==> flow/design.v <==
package params_pkg;
  parameter int COEFF_WIDTH    = 16;  
  parameter int DATA_WIDTH     = 12;  
  parameter int OUTPUT_WIDTH   = 16;  
  parameter int PIPELINE_DEPTH = 5;   
  parameter int NUM_TAPS       = 16;  
  parameter int INPUT_FRAC     = 11;  
  parameter int COEFF_FRAC     = 14;  
  parameter int OUTPUT_FRAC    = 14;  
  parameter int ACC_WIDTH      = 32;  
  localparam int PROD_WIDTH = DATA_WIDTH + COEFF_WIDTH;  
  localparam int SHIFT_RIGHT = (INPUT_FRAC + COEFF_FRAC) - OUTPUT_FRAC;  
  typedef logic signed [DATA_WIDTH-1:0]    in_t;
  typedef logic signed [COEFF_WIDTH-1:0]  coeff_t;
  typedef logic signed [PROD_WIDTH-1:0]   prod_t;
  typedef logic signed [ACC_WIDTH-1:0]    acc_t;
  typedef logic signed [OUTPUT_WIDTH-1:0] out_t;
  localparam logic [NUM_TAPS*COEFF_WIDTH-1:0] COEFF_ROM = {
    -16'sd28,
    -16'sd1014,
    -16'sd1589,
    -16'sd1638,
    -16'sd1153,
    -16'sd261,
    16'sd790,
    16'sd1710,
    16'sd2177,
    16'sd2110,
    16'sd1594,
    16'sd845,
    16'sd184,
    -16'sd179,
    -16'sd226,
    -16'sd116
  };
endpackage
import params_pkg::*;
module algorithm_core (
  input  logic                 clk,
  input  logic                 rst_n,
  input  logic                 s_valid,
  output logic                 s_ready,
  input  params_pkg::in_t      s_data,
  output logic                 m_valid,
  input  logic                 m_ready,
  output params_pkg::out_t     m_data
);
  assign s_ready = 1'b1;
  logic signed [DATA_WIDTH-1:0] samples [0:NUM_TAPS-1];
  logic valid_pipe [0:PIPELINE_DEPTH];
  logic signed [PROD_WIDTH-1:0] prods_comb [0:NUM_TAPS-1];
  params_pkg::acc_t prod_ext_comb [0:NUM_TAPS-1];
  params_pkg::acc_t stage_prod_reg   [0:NUM_TAPS-1];  
  params_pkg::acc_t stage_sum8_reg   [0:8-1];        
  params_pkg::acc_t stage_sum4_reg   [0:4-1];        
  params_pkg::acc_t stage_sum2_reg   [0:2-1];        
  params_pkg::acc_t stage_final_reg;                 
  genvar i;
  generate
    for (i = 0; i < NUM_TAPS; i++) begin : PROD_COMB
      always_comb begin
        prods_comb[i] = $signed(samples[i]) * $signed(COEFF_ROM[i*COEFF_WIDTH +: COEFF_WIDTH]);
        prod_ext_comb[i] = $signed({{(ACC_WIDTH-PROD_WIDTH){prods_comb[i][PROD_WIDTH-1]}}, prods_comb[i]});
      end
    end
  endgenerate
  integer idx;
  always_ff @(posedge clk or negedge rst_n) begin
    if (!rst_n) begin
      for (idx = 0; idx < NUM_TAPS; idx = idx + 1) begin
        samples[idx] <= '0;
      end
      for (idx = 0; idx <= PIPELINE_DEPTH; idx = idx + 1) begin
        valid_pipe[idx] <= 1'b0;
      end
      for (idx = 0; idx < NUM_TAPS; idx = idx + 1) begin
        stage_prod_reg[idx] <= '0;
      end
      for (idx = 0; idx < 8; idx = idx + 1) begin
        stage_sum8_reg[idx] <= '0;
      end
      for (idx = 0; idx < 4; idx = idx + 1) begin
        stage_sum4_reg[idx] <= '0;
      end
      for (idx = 0; idx < 2; idx = idx + 1) begin
        stage_sum2_reg[idx] <= '0;
      end
      stage_final_reg <= '0;
    end else begin
      if (s_valid && s_ready) begin
        for (idx = NUM_TAPS-1; idx >= 1; idx = idx - 1) begin
          samples[idx] <= samples[idx-1];
        end
        samples[0] <= s_data;
      end
      valid_pipe[0] <= s_valid & s_ready;
      for (idx = 0; idx < PIPELINE_DEPTH; idx = idx + 1) begin
        valid_pipe[idx+1] <= valid_pipe[idx];
      end
      for (idx = 0; idx < NUM_TAPS; idx = idx + 1) begin
        stage_prod_reg[idx] <= prod_ext_comb[idx];
      end
      for (idx = 0; idx < 8; idx = idx + 1) begin
        stage_sum8_reg[idx] <= stage_prod_reg[2*idx] + stage_prod_reg[2*idx + 1];
      end
      for (idx = 0; idx < 4; idx = idx + 1) begin
        stage_sum4_reg[idx] <= stage_sum8_reg[2*idx] + stage_sum8_reg[2*idx + 1];
      end
      for (idx = 0; idx < 2; idx = idx + 1) begin
        stage_sum2_reg[idx] <= stage_sum4_reg[2*idx] + stage_sum4_reg[2*idx + 1];
      end
      stage_final_reg <= stage_sum2_reg[0] + stage_sum2_reg[1];
    end
  end
  logic signed [ACC_WIDTH-1:0] shifted_acc;
  always_comb begin
    if (SHIFT_RIGHT >= 0)
      shifted_acc = $signed(stage_final_reg) >>> SHIFT_RIGHT;
    else
      shifted_acc = $signed(stage_final_reg) <<< (-SHIFT_RIGHT);
  end
  assign m_data  = params_pkg::out_t'(shifted_acc[OUTPUT_WIDTH-1:0]);
  assign m_valid = valid_pipe[PIPELINE_DEPTH];
endmodule
import params_pkg::*;
module algorithm_top (
  input  logic                 clk,
  input  logic                 rst_n,
  input  logic                 s_valid,
  output logic                 s_ready,
  input  params_pkg::in_t      s_data,
  output logic                 m_valid,
  input  logic                 m_ready,
  output params_pkg::out_t     m_data
);
  algorithm_core u_core (
    .clk      (clk),
    .rst_n    (rst_n),
    .s_valid  (s_valid),
    .s_ready  (s_ready),
    .s_data   (s_data),
    .m_valid  (m_valid),
    .m_ready  (m_ready),
    .m_data   (m_data)
  );
endmodule
export LEC_CHECK = 0
export ABC_AREA = 0
export CAP_MARGIN = 35
export CORE_ASPECT_RATIO = 1.74
export CORE_MARGIN = 2
export CORE_UTILIZATION = 47
export CTS_CLUSTER_DIAMETER = 208
export MAX_ROUTING_LAYER = met5
export MIN_ROUTING_LAYER = met2
export PLACE_DENSITY_LB_ADDON = 0.07
export SETUP_SLACK_MARGIN = 0.51
export SLEW_MARGIN = 20
create_clock -name core_clock -period 9.7 [get_ports {clk}]
run.sh (not shown) runs the stock make flow with config.mk's settings and CLKGATE_MAP_FILE=.
The starting point completed, yet does not pass: design-rule violations.
==> next run, changes <==
==> flow/config.mk (replaced) <==
export PLATFORM = sky130hd
export DESIGN_NAME = algorithm_top
export DESIGN_NICKNAME = algorithm_top
export VERILOG_FILES = /design/flow/design.v
export SDC_FILE = /design/flow/constraint.sdc
export NUM_CORES = 4
export LEC_CHECK = 0
export ABC_AREA = 1
export CAP_MARGIN = 35
export CELL_PAD_IN_SITES_DETAIL_PLACEMENT = 2
export CORE_ASPECT_RATIO = 0.92
export CORE_MARGIN = 3
export CORE_UTILIZATION = 47
export CTS_CLUSTER_DIAMETER = 346
export MIN_ROUTING_LAYER = met2
export SLEW_MARGIN = 20
==> flow/constraint.sdc (replaced) <==
create_clock -name core_clock -period 6.0 [get_ports {clk}]
set_input_delay 1.2000 -clock core_clock [delete_from_list [all_inputs] [get_ports {clk}]]
set_output_delay 1.2000 -clock core_clock [all_outputs]
set_load 0.01 [all_outputs]
Result:
- Now the flow stopped in detailed placement (3_5_place_dp) on DPL-0033
- synthesized area increases by about a fifth
- die size increases by about a fifth
- synthesized cell count increases by well over a third

Starts from the design.v that is shown in full above.
make LEC_CHECK=0 CAP_MARGIN=40 CORE_MARGIN=2 CORE_UTILIZATION=72 CTS_CLUSTER_DIAMETER=320 CTS_CLUSTER_SIZE=26 PLACE_DENSITY_LB_ADDON=0.0 SETUP_SLACK_MARGIN=0.14 SLEW_MARGIN=20 finish   # period 1.57 ns
The first run ended with an error in 5_1_grt.
Then changed:
Settings changed: CAP_MARGIN 40 to 20, CORE_MARGIN 2 to 8, CORE_UTILIZATION 72 to 40, CTS_CLUSTER_DIAMETER 320 to not set, CTS_CLUSTER_SIZE 26 to not set, PLACE_DENSITY_LB_ADDON 0.0 to 0.19, SETUP_SLACK_MARGIN 0.14 to not set.
Clock period 1.57 ns to 6.0 ns, I/O delays scaled along.
Now the flow finished with timing, DRC and antenna clean. Die size is higher by well over a third. Area after synthesis does not change. Synthesized cell count stays the same.
Then changed:
Settings changed: CORE_MARGIN 8 to 2, CORE_UTILIZATION 40 to 65, PLACE_DENSITY_LB_ADDON 0.19 to not set.
Clock period 6.0 ns to 4.01 ns, I/O delays scaled along.
This time the run finished with setup timing left; maximum frequency came out higher by 8.8%; synthesized cell count stays the same; worst setup slack loses 1.5 ns; utilization came out higher by 36 points; synthesized area stays the same; die size came out lower by 41%; first-iteration DRC count came out higher by 41%; global-route usage came out higher by 15 points; worst hold slack loses 0.022 ns.

Starts from the design.v that is shown in full above.
clock: 6.0 ns
lec_check: 0
abc_area: 1
cap_margin: 0
core_aspect_ratio: 0.76
core_margin: 8
core_utilization: 40
cts_cluster_size: 77
gpl_routability_driven: 0
place_density: 0.62
setup_slack_margin: -0.0
slew_margin: 20
Change:
Settings changed: ABC_AREA 1 to default, CAP_MARGIN 0 to 20, CORE_ASPECT_RATIO 0.76 to default, CORE_MARGIN 8 to 2, CORE_UTILIZATION 40 to 64, CTS_CLUSTER_SIZE 77 to default, GPL_ROUTABILITY_DRIVEN 0 to default, PLACE_DENSITY 0.62 to default, SETUP_SLACK_MARGIN -0.0 to default.
Clock period 6.0 ns to 4.87 ns, I/O delays scaled along.
Result:
- This time the run finished but fails on setup timing
- sequential cell count is unchanged
- register-to-register slack degrades by 1.3 ns
- wire length came out lower by 18%
- synthesized area came out lower by 13%
- utilization came out higher by 28 points
- worst hold slack degrades by 0.099 ns
- die area came out lower by 48%
Change:
Settings changed: CORE_UTILIZATION 64 to 40.
Clock period 4.87 ns to 6.0 ns, I/O delays scaled along.
Effect: The new run produced a clean layout. Routed wire length falls by 2.8%. Clock skew rises by 0.024 ns. Setup slack is better by 0.58 ns. Via count falls by 3.2%. Cell area falls by 1.6%. Core utilization falls by 28 points.
Change:
Settings changed: CAP_MARGIN 20 to 10, CORE_UTILIZATION 40 to 72, CTS_CLUSTER_DIAMETER from default to 340, PLACE_DENSITY from default to 0.64.
Clock period 6.0 ns to 4.88 ns, I/O delays scaled along.
=> Now the flow finished with setup timing left; die size is lower by 44%; wire length is higher by 3.9%; setup slack gets worse by 0.67 ns; critical path depth is unchanged; cell count is lower by 8.9%; flip-flop count stays the same; clock-buffer cell count is lower by 17.
